## v24
Design ArbTop, start of the top module:
module ArbTop #(
    parameter   FIFO_DEPTH = 8,
    parameter   WIDTH = 64
)(
    input                       CLK,
    input                       ASynReset_N,
    input                       i_DataValid_A, i_DataValid_B, i_DataValid_C,
    input       [WIDTH-1:0]     i_DataIn_A,    i_DataIn_B,    i_DataIn_C,
    input                       i_DataGrant_D,
    output wire                 o_DataValid_D,
    output wire [WIDTH-1:0]     o_DataOut_D,
    output wire                 o_DataGrant_A, o_DataGrant_B, o_DataGrant_C
);
Settings: LEC_CHECK=0, ABC_AREA=0, CAP_MARGIN=40, CORE_MARGIN=2, CORE_UTILIZATION=72, CTS_CLUSTER_DIAMETER=77, CTS_CLUSTER_SIZE=17, SETUP_SLACK_MARGIN=-0.28, SLEW_MARGIN=20, TNS_END_PERCENT=70; clock period 2.74 ns.
run.sh (not shown) runs the stock make flow with config.mk's settings and CLKGATE_MAP_FILE=.
Although v24 finished all stages, its layout failed final checks on negative setup slack.
Changes in v33 relative to v24:
- swapping 40 for 20 in CAP_MARGIN
- clearing ABC_AREA, which used to be 0
- swapping 72 for 30 in CORE_UTILIZATION
- clearing CTS_CLUSTER_SIZE, which used to be 17
- clearing CTS_CLUSTER_DIAMETER, which used to be 77
- clearing TNS_END_PERCENT, which used to be 70
- clearing SETUP_SLACK_MARGIN, which used to be -0.28
- swapping 2.74 for 8.97 in the clock period (ns, I/O delays scaled along)
==> comparison <==
- v33 reached the final stage; the timing, DRC and antenna checks on its layout passed.
- Per the comparison of v33 with v24, worst-case vdd ir drop moved down, total power moved down.
- Looking at post-DP HPWL, v33 sits above v24.
- v24 vs v33, startpoint-to-endpoint class of the critical path: reg2out vs in2out
- Share of the clock period used by the worst path in v33 is 39 points below v24.
- Proportion of cell area occupied by registers: v33 vs v24 — no meaningful difference
- Relative to v24, the global-route wire length before repair of v33 is higher by 3.6%.
- Going from v24 to v33, the synthesis-to-finish area growth was found to have gone up by 0.21 points.
- v33 vs v24, critical path data required time went up by 4.99 ns.
Changes in v14 relative to v33:
- changing CORE_UTILIZATION from 30 to 70
- setting SETUP_SLACK_MARGIN to 0.97 for the first time
- changing the clock period (ns, I/O delays scaled along) from 8.97 to 3.35
### Flow results
Ran to the end and failed final checks on max-slew violations, negative setup slack: v14. Diff v33 -> v14: amount of wire on met2 after detailed routing grew by 25%; final area moved up; number of buffers added by the clock tree synthesis step shows a reduction of about 4%. In the tables for v14 and v33, core utilization of the finished layout reads higher with v14. Relative to v33, the sequential share of power of v14 is lower by 5.1 points. Between v14 and v33, it is v14 whose buffer-and-inverter tally for the worst setup path is lower, by 1. The lower logic gate share of total power came out of v33. Between v14 and v33, the difference in clock transition time at the flip-flop clock pins of the worst setup and hold paths is negligible. The lower count of clock-buffer cells in the layout of v14 and v33 is in v14.
Input-level comparison between v12 and v14:
- CORE_UTILIZATION: 70 -> 67
- SETUP_SLACK_MARGIN: 0.97 -> unset
- the clock period (ns, I/O delays scaled along): 3.35 -> 2.74
==> comparison <==
Layout checks on v12: not met. Flow itself completed; violations: negative setup slack. v14: complete, dirty (max-slew violations, negative setup slack). Multi-input gate share of the layout cell area (v12 over v14): increase, 0.51 points. v12 vs v14 on clock-buffer cell count: v12 is the higher one. On combined global-route utilization of all metal layers: between v14 and v12, it ends up higher for v14. Going from v14 to v12, floorplan-stage core utilization down 3.6 points, worst setup slack now sits lower.

========
Starting RTL as in the previous note.
Settings: LEC_CHECK=0, ABC_AREA=1, CAP_MARGIN=20, CELL_PAD_IN_SITES_DETAIL_PLACEMENT=1, CORE_MARGIN=5, CORE_UTILIZATION=40, CTS_CLUSTER_SIZE=67, GPL_ROUTABILITY_DRIVEN=1, SETUP_SLACK_MARGIN=0.61, SLEW_MARGIN=25, TNS_END_PERCENT=10; clock period 6.0 ns.
Next try:
Settings changed: CELL_PAD_IN_SITES_DETAIL_PLACEMENT 1 to default, CORE_MARGIN 5 to 2, CORE_UTILIZATION 40 to 72, CTS_CLUSTER_SIZE 67 to default, GPL_ROUTABILITY_DRIVEN 1 to default, SETUP_SLACK_MARGIN 0.61 to default, SLEW_MARGIN 25 to 20, TNS_END_PERCENT 10 to default.
Clock period 6.0 ns to 2.74 ns, I/O delays scaled along.
Result: This time the run ran to the end with violations: setup timing; first-iteration DRC count rose by 85%; total power rose by 120%; clock power rose by 110%.
Next try:
Settings changed: ABC_AREA 1 to default, CORE_UTILIZATION 72 to 40.
Clock period 2.74 ns to 6.0 ns, I/O delays scaled along.
With this change the flow finished clean.
Via count is lower by 26%.
Combinational power is lower by 73%.
Wire length is lower by 12%.
Worst setup slack improves by 1300 ps.
Next try:
Settings changed: ABC_AREA from default to 1, CORE_UTILIZATION 40 to 63, PLACE_DENSITY from default to 0.42.
Clock period 6.0 ns to 3.09 ns, I/O delays scaled along.
After rerunning:
- With this change the flow produced a layout that fails on setup timing
- critical path depth decreases by 1
- synthesized area increases by 1.9%
- routed wire length decreases by 3.3%
- global-route usage increases by 11 points
- worst setup slack gets worse by 1100 ps
- via count increases by 21%

========
== tundra ==
The RTL this note starts from:
==> flow/design.v <==
module RstGen(
    input           clk,
    input           asrst_n,
    output wire     srst_n
);
reg  asrst_n_d1, asrst_n_d2;
always @(posedge clk or negedge asrst_n) begin
    if (!asrst_n) begin
        asrst_n_d1 <= 1'b0;
        asrst_n_d2 <= 1'b0;
    end
    else begin
        asrst_n_d1 <= asrst_n;
        asrst_n_d2 <= asrst_n_d1;
    end
end
assign srst_n = asrst_n_d2;
endmodule
module RoundRobinArbiter(
    input wire clk,
    input wire asrst,            
    input wire en,
    input wire [2:0] req_vld,
    output reg [2:0] o_grant
);
reg [2:0] last_grant;            
always @(*) begin
    if (en)
        case (last_grant)
            'b001: begin
                if      (req_vld[1]) o_grant = 3'b010;
                else if (req_vld[2]) o_grant = 3'b100;
                else if (req_vld[0]) o_grant = 3'b001;
                else                 o_grant = 3'b000;
            end
            'b010: begin
                if      (req_vld[2]) o_grant = 3'b100;
                else if (req_vld[0]) o_grant = 3'b001;
                else if (req_vld[1]) o_grant = 3'b010;
                else                 o_grant = 3'b000;
            end
            'b100: begin
                if      (req_vld[0]) o_grant = 3'b001;
                else if (req_vld[1]) o_grant = 3'b010;
                else if (req_vld[2]) o_grant = 3'b100;
                else                 o_grant = 3'b000;
            end
            default: o_grant <= 3'b000;
        endcase
    else
        o_grant <= 3'b000;
end
always @(posedge clk or posedge asrst) begin
    if (asrst) last_grant <= 'b100;
    else if (en && (| req_vld)) begin
        last_grant <= o_grant;
    end
end
endmodule
module SyncFIFO #(
    parameter DEPTH = 192,
    parameter WIDTH = 8
)(
    input                           clk,
    input                           asrst,   
    input                           wren,    
    input           [WIDTH-1:0]     wrdata,  
    output   wire                   full,    
    input                           rden,    
    output   reg    [WIDTH-1:0]     rddata,  
    output   wire                   empty    
);
localparam ADDR_WIDTH = $clog2(DEPTH);       
reg  [WIDTH-1:0] mem [0:DEPTH-1];            
reg  [ADDR_WIDTH-1:0] wrptr;                 
reg  [ADDR_WIDTH-1:0] rdptr;
reg  [ADDR_WIDTH:0] cnt;                     
always @(posedge clk or posedge asrst) begin
    if (asrst) begin
        rdptr  <= 'd0;
        rddata <= 'd0;
    end 
    else if (rden && !empty) begin
        rddata <= mem[rdptr];
        if (rdptr < DEPTH - 1) 
            rdptr <= rdptr + 'd1;
        else rdptr <= 'd0;
    end
end
always @(posedge clk or posedge asrst) begin
    if (asrst) begin
        wrptr <= 'd0;
    end 
    else if (wren && !full) begin
        mem[wrptr] <= wrdata;
        if (wrptr < DEPTH - 1) 
            wrptr <= wrptr + 'd1;
        else wrptr <= 'd0;
    end
end
always @(posedge clk or posedge asrst) begin
    if (asrst) 
        cnt <= 'd0;
    else if ((wren && !full) && !(rden && !empty))
        cnt <= cnt + 'd1;
    else if (!(wren && !full) && (rden && !empty))
        cnt <= cnt - 'd1;
end
assign full = (cnt == DEPTH);
assign empty = (cnt == 0);
endmodule
module SyncFIFO_Bypass #(
    parameter   DEPTH = 8,
    parameter   WIDTH = 64
)(
    input                       CLK,
    input                       Reset,       
    input                       i_WrEn,      
    input       [WIDTH-1:0]     i_WrData,    
    output wire                 o_Valid,     
    output wire [WIDTH-1:0]     o_Data,
    input                       i_Grant,
    output wire                 o_Grant
);
wire                    fifo_wren, fifo_rden;
wire                    fifo_empty;
wire  [WIDTH-1:0]       fifo_wrdata, fifo_rddata;
reg   [WIDTH-1:0]       i_WrData_reg;        
reg                     i_Grant_reg;         
reg                     fifo_empty_reg;      
always @(posedge CLK) begin
    i_WrData_reg <= i_WrData;
    i_Grant_reg  <= i_Grant;
    fifo_empty_reg <= fifo_empty;
end
assign o_Valid = i_Grant_reg;
assign fifo_wren = (i_WrEn && i_Grant && fifo_empty) ? 0 : i_WrEn;
assign fifo_wrdata = i_WrData;
assign fifo_rden = i_Grant;
assign o_Grant = fifo_empty ? i_WrEn : 1;
assign o_Data  = (i_Grant_reg && fifo_empty_reg) ? i_WrData_reg : fifo_rddata;
SyncFIFO #(
    .DEPTH      ( DEPTH         ),
    .WIDTH      ( WIDTH         )
)u_SyncFIFO(
    .clk        ( CLK           ),
    .asrst      ( Reset         ),
    .wren       ( fifo_wren     ),
    .wrdata     ( fifo_wrdata   ),
    .full       (               ),
    .rden       ( fifo_rden     ),
    .rddata     ( fifo_rddata   ),
    .empty      ( fifo_empty    )
);
endmodule
module PassC #(
    parameter WIDTH = 8
)(
    input                       CLK,
    input                       Reset,       
    input                       i_WrEn,      
    input       [WIDTH-1:0]     i_WrData,    
    output reg                  o_Valid,     
    output reg  [WIDTH-1:0]     o_Data,
    input                       i_Grant,
    output wire                 o_Grant
);
assign o_Grant = i_WrEn;
always @(posedge CLK or posedge Reset) begin
    if (Reset)
        o_Valid <= 'd0;
    else
        o_Valid <= i_Grant;
end
always @(posedge CLK or posedge Reset) begin
    if (Reset)
        o_Data  <= 'd0;
    else if (i_Grant)
        o_Data  <= i_WrData;
end
endmodule
module ArbTop #(
    parameter   FIFO_DEPTH = 8,
    parameter   WIDTH = 64
)(
    input                       CLK,
    input                       ASynReset_N,
    input                       i_DataValid_A, i_DataValid_B, i_DataValid_C,
    input       [WIDTH-1:0]     i_DataIn_A,    i_DataIn_B,    i_DataIn_C,
    input                       i_DataGrant_D,
    output wire                 o_DataValid_D,
    output wire [WIDTH-1:0]     o_DataOut_D,
    output wire                 o_DataGrant_A, o_DataGrant_B, o_DataGrant_C
);
wire                SynReset_N;
wire  [2:0]         arb_req, arb_grant;
wire                PassA_DataVld, PassB_DataVld, PassC_DataVld;
wire  [WIDTH-1:0]   PassA_Data,    PassB_Data,    PassC_Data;
assign {o_DataGrant_C, o_DataGrant_B, o_DataGrant_A} = arb_grant;
assign o_DataValid_D = (PassA_DataVld || PassB_DataVld || PassC_DataVld);
assign o_DataOut_D = PassA_DataVld ? PassA_Data :
                     PassB_DataVld ? PassB_Data :
                     PassC_DataVld ? PassC_Data :
                     0;
RstGen u_RstGen(
    .clk        ( CLK           ),
    .asrst_n    ( ASynReset_N   ),
    .srst_n     ( SynReset_N    )
);
RoundRobinArbiter u_RoundRobinArbiter(
    .clk        ( CLK           ),
    .asrst      ( ~SynReset_N   ),
    .en         ( i_DataGrant_D ),
    .req_vld    ( arb_req       ),
    .o_grant    ( arb_grant     )
);
SyncFIFO_Bypass #(
    .DEPTH      ( FIFO_DEPTH    ),
    .WIDTH      ( WIDTH         )
) u_PassA (
    .CLK        ( CLK           ),
    .Reset      ( ~SynReset_N   ),
    .i_Grant    ( arb_grant[0]  ),
    .i_WrEn     ( i_DataValid_A ),
    .i_WrData   ( i_DataIn_A    ),
    .o_Grant    ( arb_req[0]    ),
    .o_Valid    ( PassA_DataVld ),
    .o_Data     ( PassA_Data    )
);
SyncFIFO_Bypass #(
    .DEPTH      ( FIFO_DEPTH    ),
    .WIDTH      ( WIDTH         )
) u_PassB (
    .CLK        ( CLK           ),
    .Reset      ( ~SynReset_N   ),
    .i_Grant    ( arb_grant[1]  ),
    .i_WrEn     ( i_DataValid_B ),
    .i_WrData   ( i_DataIn_B    ),
    .o_Grant    ( arb_req[1]    ),
    .o_Valid    ( PassB_DataVld ),
    .o_Data     ( PassB_Data    )
);
PassC #(
    .WIDTH      ( WIDTH         )
)u_PassC (
    .CLK        ( CLK           ),
    .Reset      ( ~SynReset_N   ),
    .i_Grant    ( arb_grant[2]  ),
    .i_WrEn     ( i_DataValid_C ),
    .i_WrData   ( i_DataIn_C    ),
    .o_Grant    ( arb_req[2]    ),
    .o_Valid    ( PassC_DataVld ),
    .o_Data     ( PassC_Data    )
);
endmodule
==> flow/config.mk <==
export PLATFORM = sky130hd
export DESIGN_NAME = ArbTop
export DESIGN_NICKNAME = ArbTop
export VERILOG_FILES = /design/flow/design.v
export SDC_FILE = /design/flow/constraint.sdc
export NUM_CORES = 4
export LEC_CHECK = 0
export CAP_MARGIN = 20
export CORE_MARGIN = 2
export CORE_UTILIZATION = 72
export CTS_CLUSTER_SIZE = 15
export SETUP_SLACK_MARGIN = 0.24
export SLEW_MARGIN = 20
==> flow/constraint.sdc <==
create_clock -name core_clock -period 1.72 [get_ports {CLK}]
set_input_delay 0.3440 -clock core_clock [delete_from_list [all_inputs] [get_ports {CLK}]]
set_output_delay 0.3440 -clock core_clock [all_outputs]
set_load 0.01 [all_outputs]
tundra failed in global routing with GRT-0232.
diff inputs: tundra => pepper
diff --git a/flow/config.mk b/flow/config.mk
--- a/flow/config.mk
+++ b/flow/config.mk
@@ -9,5 +9,3 @@
 export CORE_MARGIN = 2
-export CORE_UTILIZATION = 72
-export CTS_CLUSTER_SIZE = 15
-export SETUP_SLACK_MARGIN = 0.24
+export CORE_UTILIZATION = 40
 export SLEW_MARGIN = 20
==> flow/constraint.sdc <==
create_clock -name core_clock -period 4.93 [get_ports {CLK}]
set_input_delay 0.9860 -clock core_clock [delete_from_list [all_inputs] [get_ports {CLK}]]
set_output_delay 0.9860 -clock core_clock [all_outputs]
set_load 0.01 [all_outputs]
[summary]
pepper finished end to end and its layout was clean on timing, DRC and antenna.
Synthesized instance count: tundra vs pepper identical
Between pepper and tundra, the synthesized area per cell figures differ only marginally.
Changes observed in pepper relative to tundra: number of clock sinks seen by CTS held; initial core utilization down 33 points; number of buffers inserted during clock tree synthesis now larger.
Delta (pepper minus tundra): number of gates resized after cts moved down; total die size climbed about 80%; number of input and output port buffers inserted held steady; final estimated routing congestion in global placement moved down; number of placement rows moved up.
Here is what was changed in the inputs of fjord compared with pepper.
diff --git a/flow/config.mk b/flow/config.mk
--- a/flow/config.mk
+++ b/flow/config.mk
@@ -7,5 +7,7 @@
 export LEC_CHECK = 0
+export ABC_AREA = 1
 export CAP_MARGIN = 20
 export CORE_MARGIN = 2
-export CORE_UTILIZATION = 40
+export CORE_UTILIZATION = 72
+export CTS_CLUSTER_DIAMETER = 221
 export SLEW_MARGIN = 20
==> flow/constraint.sdc <==
create_clock -name core_clock -period 2.74 [get_ports {CLK}]
set_input_delay 0.5480 -clock core_clock [delete_from_list [all_inputs] [get_ports {CLK}]]
set_output_delay 0.5480 -clock core_clock [all_outputs]
set_load 0.01 [all_outputs]
Notes after the runs:
fjord finished all stages; layout check result: FAIL, due to negative setup slack.
Taking pepper as the reference, in fjord half-perimeter wire length after detailed placement up about 8%; post-synthesis share of cell area spent on xor and xnor gates saw little to no change; detailed route wirelength on metal2 has increased; combinational power went up by 210%; footprint of the flip-flops and latches flat.
The run showing the smaller ratio of final minimum period to clock period is pepper.
When fjord is set beside pepper, its number of distinct library cells after synthesis turns out to be 29 smaller.
Power is estimated from default activity; no workload was simulated.
